==> inputs of run a <==
==> flow/design.v <==
`timescale 1ns / 1ps
module mat_mul #
	(
        parameter integer DIM_LOG = 2,     
        parameter integer DIM = 2**DIM_LOG,
        parameter integer SIZE = DIM*DIM,
        parameter integer SIZE_LOG = 2*DIM_LOG,
        parameter integer DATA_WIDTH = 32
    )
    (
		input wire  s00_axi_aclk,
		input wire  s00_axi_aresetn,
		output wire  s00_axis_tready,
		input wire [DATA_WIDTH-1 : 0] s00_axis_tdata,
		input wire  s00_axis_tlast,
        input wire  s00_axis_tvalid,
		output wire  m00_axis_tvalid,
        output wire [DATA_WIDTH-1 : 0] m00_axis_tdata,
        output wire [(DATA_WIDTH/8)-1 : 0] m00_axis_tstrb,
        output wire  m00_axis_tlast,
        input wire  m00_axis_tready,
        input wire sel,
        input wire start
    );
	reg busy;               
	reg item_done;          
	reg matrix_done;        
	reg start_transfer;     
	reg transfer;           
	reg last_transfer;      
	reg mac_enable;         
    reg [DATA_WIDTH-1 : 0] mem_A [0 : SIZE-1];  
    reg [DATA_WIDTH-1 : 0] mem_B [0 : SIZE-1];  
    reg [DATA_WIDTH-1 : 0] mem_R [0 : SIZE-1];  
    reg [DATA_WIDTH-1 : 0] mat_A;    
    reg [DATA_WIDTH-1 : 0] mat_B;    
    reg [DATA_WIDTH-1 : 0] mat_R;    
    reg [SIZE_LOG-1 : 0] addr_stream_in;     
    reg [SIZE_LOG-1 : 0] addr_stream_out;    
    wire [SIZE_LOG-1 : 0] addr_A;    
    wire [SIZE_LOG-1 : 0] addr_B;    
    reg [SIZE_LOG-1 : 0] addr_R;     
    reg [DIM_LOG-1 : 0] row_cnt;     
    reg [DIM_LOG-1 : 0] col_cnt;     
    reg [DIM_LOG-1 : 0] tmp_cnt;     
    wire [DATA_WIDTH-1 : 0] mad;     
    reg [DATA_WIDTH-1 : 0] mac;      
    assign s00_axis_tready = !busy && !transfer && !start_transfer;  
    always @ (posedge s00_axi_aclk) begin
        if (!s00_axi_aresetn || s00_axis_tlast)
            addr_stream_in <= 0;
        else if (s00_axis_tready && s00_axis_tvalid)  
            addr_stream_in <= addr_stream_in + 1 ;  
    end
    always @ (posedge s00_axi_aclk) begin 
        if (!busy && !transfer && !start_transfer && s00_axis_tready && s00_axis_tvalid && !sel)  
            mem_A [addr_stream_in] <= s00_axis_tdata;
        if (busy)  
            mat_A <= mem_A [addr_A];
    end
    always @ (posedge s00_axi_aclk) begin
        if (!busy && !transfer && !start_transfer && s00_axis_tready && s00_axis_tvalid && sel)  
            mem_B [addr_stream_in] <= s00_axis_tdata;
        if (busy)  
            mat_B <= mem_B [addr_B];
    end
    assign m00_axis_tstrb = 4'hf;    
    assign m00_axis_tdata = mat_R;        
    assign m00_axis_tlast = last_transfer;        
    assign m00_axis_tvalid = transfer;       
    wire load_R = start_transfer || (transfer && m00_axis_tready && !last_transfer);
    always @ (posedge s00_axi_aclk) begin
        if (!s00_axi_aresetn || busy )  
            addr_stream_out <= 0;
        else if (load_R)  
            addr_stream_out <= addr_stream_out + 1 ;  
    end
    always @ (posedge s00_axi_aclk) begin
        if (!s00_axi_aresetn)
            start_transfer <= 0;
        else
            start_transfer <= matrix_done ;  
    end
    always @ (posedge s00_axi_aclk) begin
        if (!s00_axi_aresetn || (last_transfer && m00_axis_tready) )  
            transfer <= 0;
        else if (start_transfer)  
            transfer <= 1;
    end
    always @ (posedge s00_axi_aclk) begin
        if (!s00_axi_aresetn)
            last_transfer <= 0;
        else if (load_R)
            last_transfer <= (addr_stream_out == SIZE - 1) ;
        else if (transfer && m00_axis_tready)
            last_transfer <= 0;  
    end
    always @ (posedge s00_axi_aclk) begin
        if (item_done)  
            mem_R [addr_R] <= mad;  
        if (load_R)  
            mat_R <= mem_R [addr_stream_out];
    end
    always @ (posedge s00_axi_aclk) begin
        if (!s00_axi_aresetn || matrix_done )  
            busy <= 0;
        else if (start)  
            busy <= 1'b1;
    end
    always @ (posedge s00_axi_aclk) begin
        if (!s00_axi_aresetn)
            item_done <= 0;
        else
            item_done <= (tmp_cnt == DIM - 1) ;  
    end
    always @ (posedge s00_axi_aclk) begin
        if (!s00_axi_aresetn)
            matrix_done <= 0;
        else
            matrix_done <= (col_cnt == DIM-1) && (row_cnt == DIM-1) && (tmp_cnt == DIM-1) ;  
    end
    always @ (posedge s00_axi_aclk) begin
        if (!s00_axi_aresetn || (tmp_cnt == DIM ) || start )  
            tmp_cnt <= 0;
        else if (busy)  
            tmp_cnt <= tmp_cnt + 1;
    end
    always @ (posedge s00_axi_aclk) begin
        if (!s00_axi_aresetn || col_cnt==DIM && tmp_cnt==DIM || start )  
            col_cnt <= 0;
        else if (tmp_cnt==DIM -1 && col_cnt<DIM)  
            col_cnt <= col_cnt + 1;
    end
    always @ (posedge s00_axi_aclk) begin
        if (!s00_axi_aresetn || row_cnt==DIM && col_cnt==DIM && tmp_cnt==DIM || start )  
            row_cnt <= 0;
        else if (tmp_cnt==DIM -1 && col_cnt==DIM-1 && row_cnt<DIM)  
            row_cnt <= row_cnt + 1;
    end
    assign addr_A = row_cnt * DIM + tmp_cnt ;  
    assign addr_B = tmp_cnt * DIM + col_cnt ;  
    always @ (posedge s00_axi_aclk) begin
        if (!s00_axi_aresetn || start)
            addr_R <= 0;
        else if (item_done)  
            addr_R <= addr_R + 1;  
    end
    assign mad = mat_A * mat_B + mac;
    always @ (posedge s00_axi_aclk) begin
       if (!s00_axi_aresetn || item_done || start )  
           mac <= 0;
       else if (mac_enable)
           mac <= mad ;  
    end
    always @ (posedge s00_axi_aclk) begin
       if (!s00_axi_aresetn)
           mac_enable <= 0;
       else
           mac_enable <= busy ;  
    end
endmodule
==> flow/run.sh <==
#!/bin/bash
# the make line also repeats each setting of config.mk as NAME=value (left out here)
make -C /OpenROAD-flow-scripts/flow DESIGN_CONFIG=/design/flow/config.mk WORK_HOME=/design/flow/orfs CLKGATE_MAP_FILE= finish
==> flow/config.mk <==
export PLATFORM = sky130hd
export DESIGN_NAME = mat_mul
export DESIGN_NICKNAME = mat_mul
export VERILOG_FILES = /design/flow/design.v
export SDC_FILE = /design/flow/constraint.sdc
export NUM_CORES = 4
export LEC_CHECK = 0
export ABC_AREA = 0
export CAP_MARGIN = 20
export CORE_ASPECT_RATIO = 1.57
export CORE_MARGIN = 2
export CORE_UTILIZATION = 72
export CTS_CLUSTER_DIAMETER = 243
export GPL_ROUTABILITY_DRIVEN = 1
export HOLD_SLACK_MARGIN = 0.05
export MAX_ROUTING_LAYER = met4
export PLACE_DENSITY_LB_ADDON = 0.04
export SETUP_SLACK_MARGIN = 0.59
export SLEW_MARGIN = 20
==> flow/constraint.sdc <==
create_clock -name core_clock -period 3.8 [get_ports {s00_axi_aclk}]
set_input_delay 0.7600 -clock core_clock [delete_from_list [all_inputs] [get_ports {s00_axi_aclk}]]
set_output_delay 0.7600 -clock core_clock [all_outputs]
set_load 0.01 [all_outputs]
==> run b (differences from run a) <==
==> flow/config.mk (replaced) <==
export PLATFORM = sky130hd
export DESIGN_NAME = mat_mul
export DESIGN_NICKNAME = mat_mul
export VERILOG_FILES = /design/flow/design.v
export SDC_FILE = /design/flow/constraint.sdc
export NUM_CORES = 4
export LEC_CHECK = 0
export CAP_MARGIN = 20
export CORE_MARGIN = 2
export CORE_UTILIZATION = 69
export PLACE_DENSITY = 0.6
export SLEW_MARGIN = 20
==> flow/constraint.sdc (replaced) <==
create_clock -name core_clock -period 5.38 [get_ports {s00_axi_aclk}]
set_input_delay 1.0760 -clock core_clock [delete_from_list [all_inputs] [get_ports {s00_axi_aclk}]]
set_output_delay 1.0760 -clock core_clock [all_outputs]
set_load 0.01 [all_outputs]
==> comparison table <==
	run a	run b
Hold path endpoint	mem_B[6][8]$_DFFE_PP_	busy$_SDFFE_PP0P_
Result of the run	failed layout checks	failed layout checks
Layout check failures	negative setup slack	negative setup slack
Logic gate fraction of the total cell area	0.304	0.304
Arrival time at the worst endpoint	8.16 ns	7.50 ns
Met1 track demand over resource in global routing	0.473	0.488
Register-to-register setup slack	-3.69 ns	-1.58 ns
Violation tally from detailed-route iteration zero	6069	4943
Final core occ	0.837	0.794
Wire length on met1	68200 um	71800 um
Ant. Diodes	19	4
Clk Latency, worst-skew pair	0.81 ns	0.80 ns
Min Clock Period, post-route	7.49 ns	6.96 ns
Resized Gates After CTS	131	69
